// aoc_day2
module aoc_day2 (
    input         clock,
    input         reset,
    input  [63:0] data_value,
    input         data_valid,
    output        data_ready,
    output        result_valid,
    output [63:0] result_value
);
Size: about 4300 cells after synthesis, ~130 I/O pins.
export LEC_CHECK = 0
export ABC_AREA = 1
export CAP_MARGIN = 20
export CORE_ASPECT_RATIO = 0.69
export CORE_MARGIN = 2
export CORE_UTILIZATION = 71
export CTS_CLUSTER_SIZE = 10
export PLACE_DENSITY = 0.39
export SETUP_SLACK_MARGIN = -0.06
export SLEW_MARGIN = 20
create_clock -name core_clock -period 1.14 [get_ports {clock}]
run.sh (not shown) runs the stock make flow with config.mk's settings and CLKGATE_MAP_FILE=.
The baseline failed in clock tree synthesis.
==> next run, changes <==
--- a/flow/config.mk
+++ b/flow/config.mk
@@ -8 +7,0 @@
-export ABC_AREA = 1
@@ -10 +8,0 @@
-export CORE_ASPECT_RATIO = 0.69
@@ -12,4 +10 @@
-export CORE_UTILIZATION = 71
-export CTS_CLUSTER_SIZE = 10
-export PLACE_DENSITY = 0.39
-export SETUP_SLACK_MARGIN = -0.06
+export CORE_UTILIZATION = 32
==> flow/constraint.sdc (replaced) <==
create_clock -name core_clock -period 3.93 [get_ports {clock}]
set_input_delay 0.7860 -clock core_clock [delete_from_list [all_inputs] [get_ports {clock}]]
set_output_delay 0.7860 -clock core_clock [all_outputs]
set_load 0.01 [all_outputs]
Outcome: The changed run completed without violations. Die area went up by well over a third. Area after synthesis fell by roughly a tenth. Synthesized cell count fell by a quarter to a third.


Setup of v50:
Starting RTL as in the previous note.
==> flow/config.mk <==
export PLATFORM = sky130hd
export DESIGN_NAME = aoc_day2
export DESIGN_NICKNAME = aoc_day2
export VERILOG_FILES = /design/flow/design.v
export SDC_FILE = /design/flow/constraint.sdc
export NUM_CORES = 4
export LEC_CHECK = 0
export ABC_AREA = 0
export CAP_MARGIN = 10
export CELL_PAD_IN_SITES_DETAIL_PLACEMENT = 2
export CELL_PAD_IN_SITES_GLOBAL_PLACEMENT = 1
export CORE_ASPECT_RATIO = 1.34
export CORE_MARGIN = 10
export CORE_UTILIZATION = 58
export CTS_CLUSTER_DIAMETER = 309
export CTS_CLUSTER_SIZE = 93
export GPL_ROUTABILITY_DRIVEN = 0
export GPL_TIMING_DRIVEN = 1
export HOLD_SLACK_MARGIN = 0.28
export MAX_ROUTING_LAYER = met5
export MIN_ROUTING_LAYER = met1
export PLACE_DENSITY = 0.37
export SLEW_MARGIN = 30
export TNS_END_PERCENT = 95
==> flow/constraint.sdc <==
create_clock -name core_clock -period 5.85 [get_ports {clock}]
set_input_delay 1.1700 -clock core_clock [delete_from_list [all_inputs] [get_ports {clock}]]
set_output_delay 1.1700 -clock core_clock [all_outputs]
set_load 0.01 [all_outputs]
As the logs show, v50 stopped at detailed placement (3_5_place_dp) after a tool error, so it never reached the end of the flow.
What v3 does differently from v50 at the input level:
# v50
export LEC_CHECK = 0
export ABC_AREA = 0
export CAP_MARGIN = 10
export CELL_PAD_IN_SITES_DETAIL_PLACEMENT = 2
export CELL_PAD_IN_SITES_GLOBAL_PLACEMENT = 1
export CORE_ASPECT_RATIO = 1.34
export CORE_MARGIN = 10
export CORE_UTILIZATION = 58
export CTS_CLUSTER_DIAMETER = 309
export CTS_CLUSTER_SIZE = 93
export GPL_ROUTABILITY_DRIVEN = 0
export GPL_TIMING_DRIVEN = 1
export HOLD_SLACK_MARGIN = 0.28
export MAX_ROUTING_LAYER = met5
export MIN_ROUTING_LAYER = met1
export PLACE_DENSITY = 0.37
export SLEW_MARGIN = 30
export TNS_END_PERCENT = 95
create_clock -name core_clock -period 5.85 [get_ports {clock}]
# v3
export LEC_CHECK = 0
export ABC_AREA = 0
export CAP_MARGIN = 20
export CELL_PAD_IN_SITES_DETAIL_PLACEMENT = 1
export CELL_PAD_IN_SITES_GLOBAL_PLACEMENT = 1
export CORE_ASPECT_RATIO = 0.71
export CORE_MARGIN = 2
export CORE_UTILIZATION = 40
export CTS_CLUSTER_SIZE = 85
export GPL_ROUTABILITY_DRIVEN = 0
export MIN_ROUTING_LAYER = met1
export PLACE_DENSITY_LB_ADDON = 0.09
export SLEW_MARGIN = 20
create_clock -name core_clock -period 5.0 [get_ports {clock}]
[summary]
- v3: done, clean on timing, DRC and antenna
- Where overall die area is concerned, v50 is better than v3.
- Going from v50 to v3, die boundary width went up by about 50%, height of the die went down by about 18%, area after synthesis was more or less identical.
What v33 does differently from v3 at the input level:
# v3
export LEC_CHECK = 0
export ABC_AREA = 0
export CAP_MARGIN = 20
export CELL_PAD_IN_SITES_DETAIL_PLACEMENT = 1
export CELL_PAD_IN_SITES_GLOBAL_PLACEMENT = 1
export CORE_ASPECT_RATIO = 0.71
export CORE_MARGIN = 2
export CORE_UTILIZATION = 40
export CTS_CLUSTER_SIZE = 85
export GPL_ROUTABILITY_DRIVEN = 0
export MIN_ROUTING_LAYER = met1
export PLACE_DENSITY_LB_ADDON = 0.09
export SLEW_MARGIN = 20
create_clock -name core_clock -period 5.0 [get_ports {clock}]
# v33
export LEC_CHECK = 0
export CAP_MARGIN = 20
export CORE_MARGIN = 2
export CORE_UTILIZATION = 40
export SLEW_MARGIN = 20
create_clock -name core_clock -period 3.93 [get_ports {clock}]
Findings:
- Note that the vertical extent of the die recorded for v33 amounts to 1.18 times the value seen in v3.
- v33: full flow OK, the timing, design-rule and antenna checks passed
- The final non-filler cell area reported for v33 is greater than that of v3 by 0.90%.
- v33 against v3: wire length lower, non-clock buffer count increased by 25 relative to the old numbers, total setup violations reported at the end of the flow has remained practically unchanged.
Inputs modified between v33 and v52:
# v33
export LEC_CHECK = 0
export CAP_MARGIN = 20
export CORE_MARGIN = 2
export CORE_UTILIZATION = 40
export SLEW_MARGIN = 20
create_clock -name core_clock -period 3.93 [get_ports {clock}]
# v52
export LEC_CHECK = 0
export CAP_MARGIN = 20
export CORE_MARGIN = 2
export CORE_UTILIZATION = 40
export SLEW_MARGIN = 20
create_clock -name core_clock -period 5.0 [get_ports {clock}]
Results
Cmp v33 and v52 / final instance area / higher: v33. Taking v33 as the reference, in v52 number of signal-net buffers in the layout lower, synthesis-to-finish area growth down 0.62 points, met1 routed wirelength after detailed routing barely changed, post-layout worst setup margin higher, post-route non-filler standard cell count down 23. Fmax | v52 vs v33 | v52 slower. v52 vs v33, core occupancy in the finished layout went down by 0.25 points.
--- input diff v52..v39 ---
# v52
export LEC_CHECK = 0
export CAP_MARGIN = 20
export CORE_MARGIN = 2
export CORE_UTILIZATION = 40
export SLEW_MARGIN = 20
create_clock -name core_clock -period 5.0 [get_ports {clock}]
# v39
export LEC_CHECK = 0
export CAP_MARGIN = 20
export CORE_MARGIN = 2
export CORE_UTILIZATION = 64
export SLEW_MARGIN = 20
create_clock -name core_clock -period 5.62 [get_ports {clock}]
Lower count of inserted antenna diode cells among v52 and v39: v39
Highest achievable clock rate delta for v39 relative to v52: 9.4% lower
On v39: core utilization is 27 points higher than what v52 gave.
v52 -> v39: count of library flops with an enable pin delta 0, exact match
Delta(maximum number of pins on one net before global-route repair, v39 - v52) < 0
Measured against each other, v52 and v39 differ in half-perimeter wire length after detailed placement, the higher figure coming from v52.
Input changes introduced in v38 (baseline for comparison: v39):
# v39
export LEC_CHECK = 0
export CAP_MARGIN = 20
export CORE_MARGIN = 2
export CORE_UTILIZATION = 64
export SLEW_MARGIN = 20
create_clock -name core_clock -period 5.62 [get_ports {clock}]
# v38
export LEC_CHECK = 0
export ABC_AREA = 1
export CAP_MARGIN = 20
export CORE_ASPECT_RATIO = 0.69
export CORE_MARGIN = 2
export CORE_UTILIZATION = 68
export CTS_CLUSTER_SIZE = 10
export SLEW_MARGIN = 20
create_clock -name core_clock -period 1.14 [get_ports {clock}]
Run status, v38: aborted in clock tree synthesis (4_1_cts), error DPL-0033. Looking only at vertical die size, and setting everything else aside, the higher value of v39 and v38 goes to v39. Summed standard-cell area reported by yosys, v38 vs v39: up by more than 10%. Compared with v39, in v38 worst slack after detailed placement went down by 2.91 ns; proportion of synthesized chip area in sequential cells went down by 4.0 points. Summary of v38 over v39: total nets after synthesis grew by 1253; HPWL reported at the end of detailed placement grew by about 90%. Summary of the comparison: die boundary width is higher in v38, relative to v39. Compared v38 vs v39, and final RePlAce weighted congestion is up in v38.


Setup of yarrow:
aoc_day2 again, from the RTL that the note above started with.
clock: 2.96 ns
lec_check: 0
cap_margin: 20
core_margin: 2
core_utilization: 58
cts_cluster_size: 30
min_routing_layer: met1
place_density: 0.64
slew_margin: 30
tns_end_percent: 95
Although it ran to completion, yarrow produced a layout that fails the final checks because of negative setup slack.
Input-level comparison between tundra and yarrow:
# yarrow
export LEC_CHECK = 0
export CAP_MARGIN = 20
export CORE_MARGIN = 2
export CORE_UTILIZATION = 58
export CTS_CLUSTER_SIZE = 30
export MIN_ROUTING_LAYER = met1
export PLACE_DENSITY = 0.64
export SLEW_MARGIN = 30
export TNS_END_PERCENT = 95
create_clock -name core_clock -period 2.96 [get_ports {clock}]
# tundra
export LEC_CHECK = 0
export CAP_MARGIN = 15
export CORE_MARGIN = 2
export CORE_UTILIZATION = 72
export CTS_CLUSTER_DIAMETER = 50
export CTS_CLUSTER_SIZE = 30
export MIN_ROUTING_LAYER = met1
export PLACE_DENSITY = 0.66
export SLEW_MARGIN = 30
export TNS_END_PERCENT = 95
create_clock -name core_clock -period 3.27 [get_ports {clock}]
Relative to yarrow, the fraction of power consumed by the clock network of tundra is higher by 0.6 points.
tundra ended up with aoc.range[9] as its launching element of the worst setup path; yarrow ended up with aoc._32[3].
yarrow → tundra: global router's overall resource usage has increased; area fraction in mux cells has remained practically unchanged.
Critical path depth came out lower on tundra than on yarrow.
Diff yarrow -> tundra: row count went down 8, post-layout instance count excluding filler cells now sits lower.
Against yarrow, number of non-clock buffers in the layout in tundra fell by more than a quarter.
Going from yarrow to tundra, core utilization went up by 9.6 points, total design power went down by 18%, fmax went down by 10 MHz, number of CTS-inserted buffers went down by 13%.
tundra completed every stage of the flow, and the final layout passed the timing, design-rule and antenna checks.
Power figures rest on the tool's default switching activity, not on a simulated workload.
